==> branch harbor: inputs <==
==> flow/design.v <==
module reg_mux(in,out,clk,ce,rst);
parameter WIDTH=18;
parameter PIPELINE=0; 
parameter RESET_TYPE="SYNC";  
input[WIDTH-1:0] in;
input clk,ce,rst;
output reg[WIDTH-1:0] out;
generate
	if(PIPELINE && RESET_TYPE=="SYNC") begin
		always @(posedge clk) begin
			if(rst) begin
				out<=0;
			end
			else if(ce) begin
				out<=in;
			end
		end
	end
endgenerate
generate
	if(PIPELINE && RESET_TYPE=="ASYNC") begin
		always @(posedge clk or posedge rst) begin
			if (rst) begin
				out<=0;
			end
			else if (ce) begin
				out<=in;
			end
		end
	end
endgenerate
generate
	if(PIPELINE==0) begin
		always @(*) begin
			out=in;
		end
	end
endgenerate
endmodule
module DSP(A,B,C,D,CARRYIN,M,P,CARRYOUT,CARRYOUTF,CLK,OPMODE,
CEA,CEB,CEC,CED,CECARRYIN,CEM,CEP,CEOPMODE,
RSTA,RSTB,RSTC,RSTD,RSTCARRYIN,RSTM,RSTP,RSTOPMODE,
BCOUT,PCIN,PCOUT);
input[17:0] A, B, D;
input[47:0] C,PCIN;
input[7:0] OPMODE;
input CARRYIN,CLK,CEA,CEB,CEC,CECARRYIN,CED,CEM,CEP,CEOPMODE;
input RSTA,RSTB,RSTC,RSTD,RSTCARRYIN,RSTM,RSTP,RSTOPMODE;
output wire[35:0] M;
output wire[47:0] P,PCOUT;
output wire[17:0] BCOUT;
output CARRYOUT,CARRYOUTF;
parameter A0REG=0;	 
parameter A1REG=1; 
parameter B0REG=0;
parameter B1REG=1;
parameter CREG=1;
parameter DREG=1;
parameter MREG=1;
parameter PREG=1;
parameter CARRYINREG=1;
parameter CARRYOUTREG=1;
parameter OPMODEREG=1;
parameter CARRYINSEL="OPMODE5";  
parameter B_INPUT="DIRECT";  
parameter RSTTYPE="SYNC";   
wire[7:0] OPMODE_REG;
wire[17:0] D_REG;
reg[17:0] B0_IN;
wire[17:0] B0_REG;
reg[17:0] PRE_RESULT;
wire[17:0] B1_IN;
wire[17:0] B1_REG;
wire[17:0] A0_REG;
wire[17:0] A1_REG;
wire[35:0] Product_Result;
wire[35:0] M_REG;
reg[47:0] X_OUT;
reg[47:0] Z_OUT;
wire[48:0] Post_Result;
wire[47:0] C_REG;
reg Carry_IN;  
wire CIN; 
wire Carry_Out_In;
reg_mux #(.WIDTH(18), .PIPELINE(DREG), .RESET_TYPE(RSTTYPE)) DREG_INST(.in(D), .out(D_REG), .clk(CLK), .ce(CED), .rst(RSTD));
reg_mux #(.WIDTH(18), .PIPELINE(B0REG), .RESET_TYPE(RSTTYPE)) B0REG_INST(.in(B0_IN), .out(B0_REG), .clk(CLK), .ce(CEB), .rst(RSTB));
reg_mux #(.WIDTH(18), .PIPELINE(B1REG), .RESET_TYPE(RSTTYPE)) B1REG_INST(.in(B1_IN), .out(B1_REG), .clk(CLK), .ce(CEB), .rst(RSTB));
reg_mux #(.WIDTH(18), .PIPELINE(A0REG), .RESET_TYPE(RSTTYPE)) A0REG_INST(.in(A), .out(A0_REG), .clk(CLK), .ce(CEA), .rst(RSTA));
reg_mux #(.WIDTH(18), .PIPELINE(A1REG), .RESET_TYPE(RSTTYPE)) A1REG_INST(.in(A0_REG), .out(A1_REG), .clk(CLK), .ce(CEA), .rst(RSTA));
reg_mux #(.WIDTH(48), .PIPELINE(CREG), .RESET_TYPE(RSTTYPE)) CREG_INST(.in(C), .out(C_REG), .clk(CLK), .ce(CEC), .rst(RSTC));
reg_mux #(.WIDTH(36), .PIPELINE(MREG), .RESET_TYPE(RSTTYPE)) MREG_INST(.in(Product_Result), .out(M_REG), .clk(CLK), .ce(CEM), .rst(RSTM));
reg_mux #(.WIDTH(1), .PIPELINE(CARRYINREG), .RESET_TYPE(RSTTYPE)) CYIREG_INST(.in(Carry_IN), .out(CIN), .clk(CLK), .ce(CECARRYIN), .rst(RSTCARRYIN));
reg_mux #(.WIDTH(8), .PIPELINE(OPMODEREG), .RESET_TYPE(RSTTYPE)) OPMODEREG_INST(.in(OPMODE), .out(OPMODE_REG), .clk(CLK), .ce(CEOPMODE), .rst(RSTOPMODE));
reg_mux #(.WIDTH(1), .PIPELINE(CARRYOUTREG), .RESET_TYPE(RSTTYPE)) CYOREG_INST(.in(Carry_Out_In), .out(CARRYOUT), .clk(CLK), .ce(CECARRYIN), .rst(RSTCARRYIN));
reg_mux #(.WIDTH(48), .PIPELINE(PREG), .RESET_TYPE(RSTTYPE)) PREG_INST(.in(Post_Result), .out(P), .clk(CLK), .ce(CEP), .rst(RSTP));
always @(*) begin
	case(B_INPUT)
		"DIRECT": B0_IN=B;
		"CASCADE": B0_IN=BCOUT;
		default: B0_IN=0;
	endcase
end
always @(*) begin
	if(OPMODE_REG[6])
		PRE_RESULT= D_REG - B0_REG;	
	else
		PRE_RESULT= D_REG + B0_REG;
end
assign B1_IN=(OPMODE_REG[4])? PRE_RESULT: B0_REG;
assign Product_Result=B1_REG * A1_REG;
assign M=M_REG;
always @(*) begin
	case(CARRYINSEL)
		"CARRYIN": Carry_IN=CARRYIN;
		"OPMODE5": Carry_IN=OPMODE_REG[5];
		default: Carry_IN=0;
	endcase
end
always @(*) begin
	case({ OPMODE_REG[3], OPMODE_REG[2]})
		0: Z_OUT=0;
		1: Z_OUT=PCIN;
		2: Z_OUT=P;
		3: Z_OUT=C_REG;
	endcase
end
always @(*) begin
	case( {OPMODE_REG[1], OPMODE_REG[0]})
		0: X_OUT=0;
		1: X_OUT={ {13{M_REG[35]}} , M_REG[34:0] };  
 		2: X_OUT=P;
		3: X_OUT={D_REG[11:0], A1_REG, B1_REG};    
	endcase
end
assign Post_Result= ( OPMODE_REG[7] )? (Z_OUT-(X_OUT+CIN)) : (Z_OUT+X_OUT+CIN) ;
assign Carry_Out_In=Post_Result[48];
assign BCOUT= B1_REG;
assign CARRYOUTF= CARRYOUT;
assign PCOUT=P;
endmodule
==> flow/run.sh <==
#!/bin/bash
# the make line also repeats each setting of config.mk as NAME=value (left out here)
make -C /OpenROAD-flow-scripts/flow DESIGN_CONFIG=/design/flow/config.mk WORK_HOME=/design/flow/orfs CLKGATE_MAP_FILE= finish
==> flow/config.mk <==
export PLATFORM = sky130hd
export DESIGN_NAME = DSP
export DESIGN_NICKNAME = DSP
export VERILOG_FILES = /design/flow/design.v
export SDC_FILE = /design/flow/constraint.sdc
export NUM_CORES = 4
export LEC_CHECK = 0
export CAP_MARGIN = 5
export CORE_MARGIN = 2
export CORE_UTILIZATION = 68
export CTS_CLUSTER_DIAMETER = 29
export CTS_CLUSTER_SIZE = 86
export MAX_ROUTING_LAYER = met4
export SETUP_SLACK_MARGIN = 0.73
export SLEW_MARGIN = 20
export TNS_END_PERCENT = 40
==> flow/constraint.sdc <==
create_clock -name core_clock -period 5.9 [get_ports {CLK}]
set_input_delay 1.1800 -clock core_clock [delete_from_list [all_inputs] [get_ports {CLK}]]
set_output_delay 1.1800 -clock core_clock [all_outputs]
set_load 0.01 [all_outputs]
==> branch zinc (differences from branch harbor) <==
==> flow/config.mk (replaced) <==
export PLATFORM = sky130hd
export DESIGN_NAME = DSP
export DESIGN_NICKNAME = DSP
export VERILOG_FILES = /design/flow/design.v
export SDC_FILE = /design/flow/constraint.sdc
export NUM_CORES = 4
export LEC_CHECK = 0
export CAP_MARGIN = 20
export CORE_MARGIN = 2
export CORE_UTILIZATION = 67
export CTS_CLUSTER_SIZE = 90
export SETUP_SLACK_MARGIN = 0.04
export SLEW_MARGIN = 20
==> flow/constraint.sdc (replaced) <==
create_clock -name core_clock -period 5.82 [get_ports {CLK}]
set_input_delay 1.1640 -clock core_clock [delete_from_list [all_inputs] [get_ports {CLK}]]
set_output_delay 1.1640 -clock core_clock [all_outputs]
set_load 0.01 [all_outputs]
==> comparison table <==
Die Span X: branch harbor 205.4 um; branch zinc 206.9 um
Number of placed cells counting well taps: branch harbor 4,125; branch zinc 4,141
Post-CTS Resized: branch harbor 130; branch zinc 98
Gp weighted congestion: branch harbor 1.035; branch zinc 1.030
Instance count of the mapped netlist: branch harbor 3,374; branch zinc 3,374
Yosys cell count: branch harbor 3,374; branch zinc 3,374
Core utilization at floorplan: branch harbor 69.13%; branch zinc 67.73%
Number of distinct library cells after synthesis: branch harbor 80; branch zinc 80
Status: branch harbor stopped before the end; branch zinc failed layout checks
Stage where the flow stopped: branch harbor global routing (5_1_grt); branch zinc -
Violated checks: branch harbor -; branch zinc negative setup slack
Number of buffers added for setup after CTS: branch harbor 43; branch zinc 32
Die Footprint: branch harbor 42,210 um^2; branch zinc 42,820 um^2
Site row count: branch harbor 73; branch zinc 74
XOR/XNOR share of the synthesized area: branch harbor 3.999%; branch zinc 3.999%
Core area: branch harbor 39,910 um^2; branch zinc 40,740 um^2
Worst slack at placement: branch harbor -0.5654 ns; branch zinc -0.4599 ns
Die height: branch harbor 205.4 um; branch zinc 206.9 um
Detailed placement HPWL: branch harbor 76.56 mm; branch zinc 70.73 mm
Yosys reg bits: branch harbor 196; branch zinc 196
Share of synthesized area occupied by flip-flops and latches: branch harbor 14.22%; branch zinc 14.22%
Multiplexer area fraction after synthesis: branch harbor 8.398%; branch zinc 8.398%
Cell area reported after detailed placement: branch harbor 31,620 um^2; branch zinc 31,680 um^2

---

==> 08-06 <==
RTL: the design.v shown in full above, as it stands there.
Settings: LEC_CHECK=0, CAP_MARGIN=20, CELL_PAD_IN_SITES_DETAIL_PLACEMENT=1, CELL_PAD_IN_SITES_GLOBAL_PLACEMENT=1, CORE_MARGIN=8, CORE_UTILIZATION=40, CTS_CLUSTER_DIAMETER=100, CTS_CLUSTER_SIZE=10, GPL_ROUTABILITY_DRIVEN=1, MAX_ROUTING_LAYER=met5, SLEW_MARGIN=30, TNS_END_PERCENT=65; clock period 12.9 ns.
run.sh (not shown) runs the stock make flow with config.mk's settings and CLKGATE_MAP_FILE=.
==> 05-02: changes against 08-06 <==
Settings changed: CAP_MARGIN 20 to 5, CELL_PAD_IN_SITES_DETAIL_PLACEMENT 1 to unset, CELL_PAD_IN_SITES_GLOBAL_PLACEMENT 1 to unset, CORE_MARGIN 8 to 2, CORE_UTILIZATION 40 to 70, CTS_CLUSTER_DIAMETER 100 to unset, CTS_CLUSTER_SIZE 10 to 90, GPL_ROUTABILITY_DRIVEN 1 to unset, MAX_ROUTING_LAYER met5 to met4, SETUP_SLACK_MARGIN set to 0.04, SLEW_MARGIN 30 to 20, TNS_END_PERCENT 65 to unset.
==> flow/constraint.sdc (replaced) <==
create_clock -name core_clock -period 5.82 [get_ports {CLK}]
set_input_delay 1.1640 -clock core_clock [delete_from_list [all_inputs] [get_ports {CLK}]]
set_output_delay 1.1640 -clock core_clock [all_outputs]
set_load 0.01 [all_outputs]
==> 09-18: changes against 08-06 <==
Settings changed: CELL_PAD_IN_SITES_DETAIL_PLACEMENT 1 to unset, CELL_PAD_IN_SITES_GLOBAL_PLACEMENT 1 to unset, CORE_MARGIN 8 to 2, CTS_CLUSTER_DIAMETER 100 to unset, CTS_CLUSTER_SIZE 10 to unset, GPL_ROUTABILITY_DRIVEN 1 to unset, MAX_ROUTING_LAYER met5 to unset, PLACE_DENSITY set to 0.6, SETUP_SLACK_MARGIN set to -0.34, SLEW_MARGIN 30 to 20, TNS_END_PERCENT 65 to unset.
==> flow/constraint.sdc (replaced) <==
create_clock -name core_clock -period 7.26 [get_ports {CLK}]
set_input_delay 1.4520 -clock core_clock [delete_from_list [all_inputs] [get_ports {CLK}]]
set_output_delay 1.4520 -clock core_clock [all_outputs]
set_load 0.01 [all_outputs]
==> comparison table <==
Run status: 05-02 aborted with a tool error; 08-06 complete, no violations; 09-18 complete, no violations
Last stage reached: 05-02 global routing (5_1_grt); 08-06 -; 09-18 -
Fin crit period: 05-02 -; 08-06 7270 ps; 09-18 6900 ps
First-pass iteration count of the detailed router: 05-02 -; 08-06 7; 09-18 5
Total wire length after detailed routing: 05-02 -; 08-06 104000 um; 09-18 89700 um
Clock-pin slew reported for the worst setup and hold paths after clock tree synthesis: 05-02 -; 08-06 90 ps; 09-18 90 ps
Area after DPL: 05-02 31700 um^2; 08-06 31200 um^2; 09-18 31600 um^2
Largest voltage drop on the vdd net: 05-02 -; 08-06 60.3 uV; 09-18 153 uV
Placer congestion estimate: 05-02 1.05; 08-06 0.889; 09-18 0.962
Detail Route met2 WL: 05-02 -; 08-06 50400 um; 09-18 42800 um
Reg2reg setup slack: 05-02 -; 08-06 5630 ps; 09-18 360 ps
Relative slew slack: 05-02 -; 08-06 0.355; 09-18 0.312
Highest signal layer in the routed design: 05-02 -; 08-06 met4; 09-18 met4
Crit-path max FO: 05-02 -; 08-06 20; 09-18 12
Area of all placed cells without fillers: 05-02 -; 08-06 31800 um^2; 09-18 32200 um^2
Hold path startpoint: 05-02 -; 08-06 CREG_INST.out[35]; 09-18 CYOREG_INST.out
Site row count: 05-02 72; 08-06 96; 09-18 96
Vertical die dimension: 05-02 203 um; 08-06 279 um; 09-18 267 um
# resized after CTS: 05-02 124; 08-06 0; 09-18 0
Worst Path Class, Setup: 05-02 -; 08-06 reg -> reg; 09-18 reg -> reg
Area occupied by registers: 05-02 -; 08-06 3930 um^2; 09-18 3930 um^2
Share of cell area taken by multi-input logic gates: 05-02 -; 08-06 0.656; 09-18 0.648
Post-Route Skew: 05-02 -; 08-06 16.1 ps; 09-18 16.8 ps
Post-DP HPWL: 05-02 74000 um; 08-06 82800 um; 09-18 72700 um
Hold path depth: 05-02 -; 08-06 2; 09-18 2
Logic Gate Count: 05-02 -; 08-06 2477; 09-18 2477
